==> flow/design.v (excerpt) <==
module geofence ( clk,reset,X,Y,valid,is_inside);
input clk;
input reset;
input [9:0] X;
input [9:0] Y;
output reg valid;
output is_inside;
reg [2:0]state, next_state;
parameter IDLE = 3'd0,
	  READ = 3'd1,
      SORTING = 3'd2,
	  CAL = 3'd3,
	  OUT = 3'd4,
      BUFFF = 3'd5;
reg [2:0] sort_cnt;
reg [2:0] cnt;
reg [9:0] tmp_x[0:5];
reg [9:0] tmp_y[0:5];
reg [9:0] target_x;
reg [9:0] target_y;
reg [2:0] sort_idx;
reg signed [10:0] buf1;
reg signed [10:0] buf2;
reg signed [21:0] tmp;
reg done;
wire signed [21:0]mul;
assign mul = buf1 * buf2;
reg [5:0] result;
assign is_inside = &result | &(~result);
always@(posedge clk or posedge reset)begin
    if(reset)
        state <= IDLE;
    else 
        state <= next_state;
end
always@(*)begin
    if(reset)
        next_state = IDLE;
    else begin
        case(state)
            IDLE:
                next_state = READ;
            READ:begin
                if(done == 1) next_state = SORTING;
                else next_state = READ;  
            end
            SORTING:begin
                if(sort_idx == 0) next_state = CAL;
                else next_state = SORTING;
            end
            CAL:begin
                if(sort_idx == 6) next_state = OUT;
                else next_state = CAL;
            end 
            OUT:
                next_state = BUFFF;
            BUFFF:
                next_state = READ; 
            default:    next_state = IDLE;
        endcase
    end 
end
always@(posedge clk or posedge reset)begin
    if(reset)begin
        cnt <= 0;
        done <= 0;
        sort_cnt <= 1;
        sort_idx <= 4;
        valid <= 0;
    end
    else begin
        if(next_state == READ) begin
            valid <= 0;
            case(cnt)
                0:begin
                    target_x <= X;
  ...
clock: 5.75 ns
lec_check: 0
abc_area: 1
cap_margin: 20
core_aspect_ratio: 1.58
core_margin: 2
core_utilization: 72
cts_cluster_diameter: 204
cts_cluster_size: 25
gpl_routability_driven: 1
max_routing_layer: met4
place_density_lb_addon: 0.01
setup_slack_margin: 1.65
slew_margin: 20
tns_end_percent: 5
run.sh (not shown) runs the stock make flow with config.mk's settings and CLKGATE_MAP_FILE=.
The baseline finished with setup timing left.
Change:
Settings changed: SETUP_SLACK_MARGIN 1.65 to 1.66, TNS_END_PERCENT 5 to 30.
After rerunning: Now the flow never finished: it broke off in global routing, error ODB-0269. Die area does not change. Area after synthesis is unchanged. Synthesized cell count does not change.
Change:
Settings changed: ABC_AREA 1 to not set, CORE_ASPECT_RATIO 1.58 to not set, CTS_CLUSTER_DIAMETER 204 to not set, CTS_CLUSTER_SIZE 25 to 31, GPL_ROUTABILITY_DRIVEN 1 to not set, MAX_ROUTING_LAYER met4 to not set, SETUP_SLACK_MARGIN 1.66 to 1.68, TNS_END_PERCENT 30 to not set.
Clock period 5.75 ns to 5.96 ns, I/O delays scaled along.
With this change the flow produced a layout that fails on capacitance limit, slew limit, setup timing.
Synthesized cell count falls by 16%.
Area after synthesis decreases by 3.6%.
Die area decreases by 3.6%.

Starting RTL as in the previous note.
// geofence
module geofence ( clk,reset,X,Y,valid,is_inside);
input clk;
input reset;
input [9:0] X;
input [9:0] Y;
output reg valid;
output is_inside;
reg [2:0]state, next_state;
parameter IDLE = 3'd0,
	  READ = 3'd1,
      SORTING = 3'd2,
	  CAL = 3'd3,
	  OUT = 3'd4,
      BUFFF = 3'd5;
reg [2:0] sort_cnt;
reg [2:0] cnt;
reg [9:0] tmp_x[0:5];
reg [9:0] tmp_y[0:5];
reg [9:0] target_x;
reg [9:0] target_y;
reg [2:0] sort_idx;
reg signed [10:0] buf1;
reg signed [10:0] buf2;
reg signed [21:0] tmp;
reg done;
wire signed [21:0]mul;
assign mul = buf1 * buf2;
reg [5:0] result;
assign is_inside = &result | &(~result);
always@(posedge clk or posedge reset)begin
    if(reset)
        state <= IDLE;
    else 
        state <= next_state;
end
always@(*)begin
    if(reset)
        next_state = IDLE;
    else begin
        case(state)
            IDLE:
                next_state = READ;
            READ:begin
                if(done == 1) next_state = SORTING;
                else next_state = READ;  
            end
            SORTING:begin
                if(sort_idx == 0) next_state = CAL;
                else next_state = SORTING;
            end
            CAL:begin
                if(sort_idx == 6) next_state = OUT;
                else next_state = CAL;
            end 
            OUT:
                next_state = BUFFF;
            BUFFF:
                next_state = READ; 
            default:    next_state = IDLE;
        endcase
    end 
end
always@(posedge clk or posedge reset)begin
    if(reset)begin
        cnt <= 0;
        done <= 0;
        sort_cnt <= 1;
        sort_idx <= 4;
        valid <= 0;
    end
    else begin
        if(next_state == READ) begin
            valid <= 0;
            case(cnt)
                0:begin
                    target_x <= X;
                    target_y <= Y;
                end
                1:begin
                    tmp_x[0] <= X;
                    tmp_y[0] <= Y;
                end
                2:begin
                    tmp_x[1] <= X;
                    tmp_y[1] <= Y;
                end
                3:begin
                    tmp_x[2] <= X;
                    tmp_y[2] <= Y;
                end
                4:begin
                    tmp_x[3] <= X;
                    tmp_y[3] <= Y;
                end
                5:begin
                    tmp_x[4] <= X;
  ...
==> flow/config.mk <==
export PLATFORM = sky130hd
export DESIGN_NAME = geofence
export DESIGN_NICKNAME = geofence
export VERILOG_FILES = /design/flow/design.v
export SDC_FILE = /design/flow/constraint.sdc
export NUM_CORES = 4
export LEC_CHECK = 0
export CAP_MARGIN = 20
export CORE_MARGIN = 2
export CORE_UTILIZATION = 72
export CTS_CLUSTER_SIZE = 31
export HOLD_SLACK_MARGIN = -0.09
export SETUP_SLACK_MARGIN = -0.57
export SLEW_MARGIN = 20
==> flow/constraint.sdc <==
create_clock -name core_clock -period 5.96 [get_ports {clk}]
set_input_delay 1.1920 -clock core_clock [delete_from_list [all_inputs] [get_ports {clk}]]
set_output_delay 1.1920 -clock core_clock [all_outputs]
set_load 0.01 [all_outputs]
The baseline ran to the end with violations: negative setup slack.
Change:
- CORE_ASPECT_RATIO: not set -> 0.69
- CTS_CLUSTER_DIAMETER: not set -> 213
- CTS_CLUSTER_SIZE: 31 -> 10
- HOLD_SLACK_MARGIN: -0.09 -> not set
- SETUP_SLACK_MARGIN: -0.57 -> 0.31
- clock period: 5.96 -> 1.07 ns (I/O delays scaled with it)
Result:
- This time the run aborted during clock tree synthesis (DPL-0038)
- area after synthesis does not change
- die area stays flat
- synthesized cell count does not change
Change:
- ABC_AREA: not set -> 1
- CORE_ASPECT_RATIO: 0.69 -> not set
- CTS_CLUSTER_DIAMETER: 213 -> not set
- CTS_CLUSTER_SIZE: 10 -> not set
- PLACE_DENSITY: not set -> 0.38
- SETUP_SLACK_MARGIN: 0.31 -> 2.31
- TNS_END_PERCENT: not set -> 5
- clock period: 1.07 -> 7.74 ns (I/O delays scaled with it)
Effect:
- Now the flow finished clean
- synthesized cell count rises by 19%
- area after synthesis rises by 3.7%
- die area rises by 3.5%
Change:
- ABC_AREA: 1 -> not set
- CORE_UTILIZATION: 72 -> 40
- PLACE_DENSITY: 0.38 -> not set
- SETUP_SLACK_MARGIN: 2.31 -> not set
- TNS_END_PERCENT: 5 -> not set
- clock period: 7.74 -> 7.4 ns (I/O delays scaled with it)
Effect:
- setup slack degrades by 610 ps
- hold slack gets worse by 21 ps
- final area shrinks by a few percent
- count of clock-buffer cells in the layout grows by 10
- final cell count went down by a few percent
- non-clock buffer count goes down by 19
Change:
- CORE_UTILIZATION: 40 -> 72
- clock period: 7.4 -> 1.2 ns (I/O delays scaled with it)
=>
- With this change the flow stopped in clock tree synthesis with DPL-0038
- area after synthesis is unchanged
- die size falls by about 44%
- synthesized cell count does not change
